Design gcd, start of the top module:
module gcd (
    input  logic        clk_i,
    input  logic        rst_i,
    input  logic        start_i,
    input  logic [31:0] a_i,
    input  logic [31:0] b_i,
    output logic        busy_o,
    output logic        valid_o,
    output logic [31:0] result_o
);
make LEC_CHECK=0 ABC_AREA=0 CAP_MARGIN=20 CELL_PAD_IN_SITES_DETAIL_PLACEMENT=0 CELL_PAD_IN_SITES_GLOBAL_PLACEMENT=0 CORE_MARGIN=2 CORE_UTILIZATION=70 CTS_CLUSTER_DIAMETER=32 CTS_CLUSTER_SIZE=76 HOLD_SLACK_MARGIN=-0.1 MIN_ROUTING_LAYER=met1 PLACE_DENSITY_LB_ADDON=0.01 SLEW_MARGIN=20 TNS_END_PERCENT=55 finish   # period 3.16 ns
run.sh (not shown) runs the stock make flow with config.mk's settings and CLKGATE_MAP_FILE=.
The starting point aborted during global routing (GRT-0116).
Then changed:
ABC_AREA = 1   (was 0)
CORE_MARGIN = 3   (was 2)
HOLD_SLACK_MARGIN = unset   (was -0.1)
=> Now the flow finished but fails on setup timing. Synthesized area rises by 8.0%. Synthesized cell count rose by 42%. Die area increases by 11%.
Then changed:
ABC_AREA = 0   (was 1)
CORE_MARGIN = 2   (was 3)
PLACE_DENSITY = 0.65   (was unset)
PLACE_DENSITY_LB_ADDON = unset   (was 0.01)
The new run died in clock tree synthesis.
Die size is lower by roughly a tenth.
Area after synthesis is lower by a little under a tenth.
Synthesized cell count is lower by a quarter to a third.
Then changed:
ABC_AREA = unset   (was 0)
CELL_PAD_IN_SITES_DETAIL_PLACEMENT = unset   (was 0)
CELL_PAD_IN_SITES_GLOBAL_PLACEMENT = unset   (was 0)
CORE_UTILIZATION = 72   (was 70)
CTS_CLUSTER_DIAMETER = 33   (was 32)
CTS_CLUSTER_SIZE = unset   (was 76)
MIN_ROUTING_LAYER = unset   (was met1)
PLACE_DENSITY = unset   (was 0.65)
PLACE_DENSITY_LB_ADDON = 0.29   (was unset)
TNS_END_PERCENT = unset   (was 55)
clock period = 4.24 ns   (was 3.16 ns; I/O delays follow)
Outcome: This time the run completed and failed the layout checks on setup timing. Area after synthesis stays the same. Synthesized cell count does not change. Die size is lower by a few percent.

Starting RTL as in the previous note.
## gcd
module gcd (
    input  logic        clk_i,
    input  logic        rst_i,
    input  logic        start_i,
    input  logic [31:0] a_i,
    input  logic [31:0] b_i,
    output logic        busy_o,
    output logic        valid_o,
    output logic [31:0] result_o
);
    logic [31:0] a, a_nxt;
    logic [31:0] b, b_nxt;
    logic [5:0]  k, k_nxt;           
    logic [31:0] result, result_nxt;
    typedef enum logic [3:0] {
        IDLE       = 4'b0000,
        LOAD       = 4'b0001,
        CHK_ZERO   = 4'b0010,
        FACTOR2    = 4'b0011,
        STRIP_A    = 4'b0100,
        STRIP_B    = 4'b0101,
        CMP        = 4'b0110,
        SUB        = 4'b0111,
        DONE       = 4'b1000
    } state_t;
    state_t state, state_nxt;
    logic a_is_zero, b_is_zero;
    logic both_even, a_even, b_even;
    logic a_gt_b;
    logic b_will_be_zero;           
    assign a_is_zero = (a == 0);
    assign b_is_zero = (b == 0);
    assign both_even = (a[0] == 0) && (b[0] == 0);
    assign a_even    = (a[0] == 0);
    assign b_even    = (b[0] == 0);
    assign a_gt_b    = (a > b);
    logic load_inputs, inc_k, shift_a, shift_b, swap, set_res;
    always_comb begin
        state_nxt   = state;
        load_inputs = 1'b0;
        inc_k       = 1'b0;
        shift_a     = 1'b0;
        shift_b     = 1'b0;
        swap        = 1'b0;
        set_res     = 1'b0;
        a_nxt      = a;
        b_nxt      = b;
        k_nxt      = k;
        result_nxt = result;
        b_will_be_zero = 1'b0;
        case (state)
            IDLE: begin
                if (start_i) begin
                    load_inputs = 1'b1;           
                    state_nxt   = LOAD;
                end
            end
            LOAD: begin
                a_nxt = a_i;                      
                b_nxt = b_i;
                k_nxt = 6'd0;                     
                state_nxt = CHK_ZERO;
            end
            CHK_ZERO: begin
                if (a_is_zero && b_is_zero) begin
                    set_res     = 1'b1;
                    result_nxt  = 32'd0;
                    state_nxt   = DONE;
                end else if (a_is_zero) begin
                    set_res     = 1'b1;
                    result_nxt  = b;
                    state_nxt   = DONE;
  ...
Settings: LEC_CHECK=0, ABC_AREA=1, CAP_MARGIN=20, CORE_MARGIN=2, CORE_UTILIZATION=72, CTS_CLUSTER_DIAMETER=372, CTS_CLUSTER_SIZE=100, PLACE_DENSITY=0.37, SLEW_MARGIN=20, TNS_END_PERCENT=10; clock period 4.04 ns.
Change:
Settings changed: ABC_AREA 1 to unset, CORE_UTILIZATION 72 to 40, CTS_CLUSTER_DIAMETER 372 to unset, CTS_CLUSTER_SIZE 100 to unset, PLACE_DENSITY 0.37 to 0.6, TNS_END_PERCENT 10 to unset.
Clock period 4.04 ns to 5.02 ns, I/O delays scaled along.
Result: Core utilization came out lower by 36 points. Worst setup slack is worse by 0.087 ns. First-iteration DRC count came out lower by well over a third. Global-route usage came out lower by 22 points.
Change:
Settings changed: CORE_UTILIZATION 40 to 64, PLACE_DENSITY 0.6 to unset.
Clock period 5.02 ns to 4.26 ns, I/O delays scaled along.
Outcome: The changed run completed, yet does not pass: setup timing. Via count climbs by 6.2%. Worst setup slack loses 0.30 ns. Synthesized cell count stays the same. Sequential share of layout area came out lower by 0.82 points. Critical path depth came out lower by 1. Register-to-register slack got worse by 0.30 ns. Clock skew is about the same. Fmax climbs by 11%. Die size fell by 37%.
Change:
Settings changed: CORE_UTILIZATION 64 to 40, PLACE_DENSITY set to 0.6.
Clock period 4.26 ns to 7.39 ns, I/O delays scaled along.
The changed run ran to the end with no violations.
Non-clock buffer count is lower by 101.
Register-to-register slack gets better by 2.4 ns.
Cell count is higher by 2.4%.
Worst hold slack stays flat.
Area after synthesis stays the same.
Core utilization is lower by 34 points.
Critical path depth does not change.
Worst setup slack gets better by 2.4 ns.
Flip-flop count does not change.
Change:
Settings changed: CORE_UTILIZATION 40 to 61.
Clock period 7.39 ns to 5.02 ns, I/O delays scaled along.
- fmax rises by 10%
- count of clock-buffer cells in the layout drops by 2
- via count went up by 6.0%
- sequential share of layout area decreases by 0.21 points
- utilization grows by 26 points
- final area came out higher by 0.87%

The RTL this note starts from:
==> flow/design.v <==
module gcd (
    input  logic        clk_i,
    input  logic        rst_i,
    input  logic        start_i,
    input  logic [31:0] a_i,
    input  logic [31:0] b_i,
    output logic        busy_o,
    output logic        valid_o,
    output logic [31:0] result_o
);
    logic [31:0] a, a_nxt;
    logic [31:0] b, b_nxt;
    logic [5:0]  k, k_nxt;           
    logic [31:0] result, result_nxt;
    typedef enum logic [3:0] {
        IDLE       = 4'b0000,
        LOAD       = 4'b0001,
        CHK_ZERO   = 4'b0010,
        FACTOR2    = 4'b0011,
        STRIP_A    = 4'b0100,
        STRIP_B    = 4'b0101,
        CMP        = 4'b0110,
        SUB        = 4'b0111,
        DONE       = 4'b1000
    } state_t;
    state_t state, state_nxt;
    logic a_is_zero, b_is_zero;
    logic both_even, a_even, b_even;
    logic a_gt_b;
    logic b_will_be_zero;           
    assign a_is_zero = (a == 0);
    assign b_is_zero = (b == 0);
    assign both_even = (a[0] == 0) && (b[0] == 0);
    assign a_even    = (a[0] == 0);
    assign b_even    = (b[0] == 0);
    assign a_gt_b    = (a > b);
    logic load_inputs, inc_k, shift_a, shift_b, swap, set_res;
    always_comb begin
        state_nxt   = state;
        load_inputs = 1'b0;
        inc_k       = 1'b0;
        shift_a     = 1'b0;
        shift_b     = 1'b0;
        swap        = 1'b0;
        set_res     = 1'b0;
        a_nxt      = a;
        b_nxt      = b;
        k_nxt      = k;
        result_nxt = result;
        b_will_be_zero = 1'b0;
        case (state)
            IDLE: begin
                if (start_i) begin
                    load_inputs = 1'b1;           
                    state_nxt   = LOAD;
                end
            end
            LOAD: begin
                a_nxt = a_i;                      
                b_nxt = b_i;
                k_nxt = 6'd0;                     
                state_nxt = CHK_ZERO;
            end
            CHK_ZERO: begin
                if (a_is_zero && b_is_zero) begin
                    set_res     = 1'b1;
                    result_nxt  = 32'd0;
                    state_nxt   = DONE;
                end else if (a_is_zero) begin
                    set_res     = 1'b1;
                    result_nxt  = b;
                    state_nxt   = DONE;
                end else if (b_is_zero) begin
                    set_res     = 1'b1;
                    result_nxt  = a;
                    state_nxt   = DONE;
                end else begin
                    state_nxt = FACTOR2;
                end
            end
            FACTOR2: begin
                if (both_even) begin
                    shift_a = 1'b1;
                    shift_b = 1'b1;
                    inc_k   = 1'b1;
                    a_nxt = a >> 1;
                    b_nxt = b >> 1;
                    k_nxt = k + 1'b1;
                    state_nxt = FACTOR2;           
                end else begin
                    state_nxt = STRIP_A;
                end
            end
            STRIP_A: begin
                if (a_even) begin
                    shift_a = 1'b1;
                    a_nxt   = a >> 1;
                    state_nxt = STRIP_A;
                end else begin
                    state_nxt = STRIP_B;
                end
            end
            STRIP_B: begin
                if (b_even) begin
                    shift_b = 1'b1;
                    b_nxt   = b >> 1;
                    state_nxt = STRIP_B;
                end else begin
                    state_nxt = CMP;
                end
            end
            CMP: begin
                if (a_gt_b) begin
                    swap  = 1'b1;
                    a_nxt = b;
                    b_nxt = a;
                end
                state_nxt = SUB;
            end
            SUB: begin
                b_nxt = b - a;                      
                b_will_be_zero = (b_nxt == 0);
                if (b_will_be_zero) begin
                    set_res     = 1'b1;
                    result_nxt  = a << k;         
                    state_nxt   = DONE;
                end else begin
                    state_nxt = STRIP_B;
                end
            end
            DONE: begin
                state_nxt = IDLE;                  
            end
            default: state_nxt = IDLE;            
        endcase
    end
    always_ff @(posedge clk_i or posedge rst_i) begin
        if (rst_i) begin
            a      <= 32'd0;
            b      <= 32'd0;
            k      <= 6'd0;
            result <= 32'd0;
        end else begin
            a      <= a_nxt;
            b      <= b_nxt;
            k      <= k_nxt;
            result <= result_nxt;
        end
    end
    always_ff @(posedge clk_i or posedge rst_i) begin
        if (rst_i)
            state <= IDLE;
        else
            state <= state_nxt;
    end
    always_ff @(posedge clk_i or posedge rst_i) begin
        if (rst_i) begin
            busy_o   <= 1'b0;
            valid_o  <= 1'b0;
            result_o <= 32'd0;
        end else begin
            busy_o   <= (state != IDLE) && (state != DONE);
            valid_o  <= set_res;                
            result_o <= result_nxt;
        end
    end
endmodule
export LEC_CHECK = 0
export ABC_AREA = 0
export CAP_MARGIN = 30
export CELL_PAD_IN_SITES_DETAIL_PLACEMENT = 2
export CELL_PAD_IN_SITES_GLOBAL_PLACEMENT = 2
export CORE_ASPECT_RATIO = 1.06
export CORE_MARGIN = 8
export CORE_UTILIZATION = 33
export CTS_CLUSTER_DIAMETER = 248
export CTS_CLUSTER_SIZE = 76
export GPL_ROUTABILITY_DRIVEN = 0
export GPL_TIMING_DRIVEN = 1
export MAX_ROUTING_LAYER = met5
export MIN_ROUTING_LAYER = met1
export PLACE_DENSITY_LB_ADDON = 0.01
export SLEW_MARGIN = 10
export TNS_END_PERCENT = 10
create_clock -name core_clock -period 2.89 [get_ports {clk_i}]
The starting point reached the layout checks and failed them: setup timing.
Then changed:
Settings changed: ABC_AREA 0 to default, CAP_MARGIN 30 to 20, CELL_PAD_IN_SITES_DETAIL_PLACEMENT 2 to default, CELL_PAD_IN_SITES_GLOBAL_PLACEMENT 2 to default, CORE_ASPECT_RATIO 1.06 to default, CORE_MARGIN 8 to 2, CORE_UTILIZATION 33 to 40, CTS_CLUSTER_DIAMETER 248 to default, CTS_CLUSTER_SIZE 76 to default, GPL_ROUTABILITY_DRIVEN 0 to default, GPL_TIMING_DRIVEN 1 to default, MAX_ROUTING_LAYER met5 to default, MIN_ROUTING_LAYER met1 to default, PLACE_DENSITY from default to 0.6, PLACE_DENSITY_LB_ADDON 0.01 to default, SLEW_MARGIN 10 to 20, TNS_END_PERCENT 10 to default.
Clock period 2.89 ns to 6.0 ns, I/O delays scaled along.
Effect:
- Now the flow completed with no timing, DRC or antenna violations
- area after synthesis does not change
- final area came out lower by about a fifth
- first-iteration DRC count came out higher by well over a third
Then changed:
Settings changed: CORE_UTILIZATION 40 to 64, PLACE_DENSITY 0.6 to default.
Clock period 6.0 ns to 4.16 ns, I/O delays scaled along.
Result: Now the flow ran to the end with violations: setup timing. Maximum frequency grows by 13%. Design area grows by about 9%. Cell count shrinks by about 1.4%. Die area shrinks by about 37%. Critical path depth grows by 1. Routed wire length grows by about 6%. Worst hold slack improves by 0.0031 ns. Via count grows by 15%. Register-to-register slack degrades by 1.3 ns.
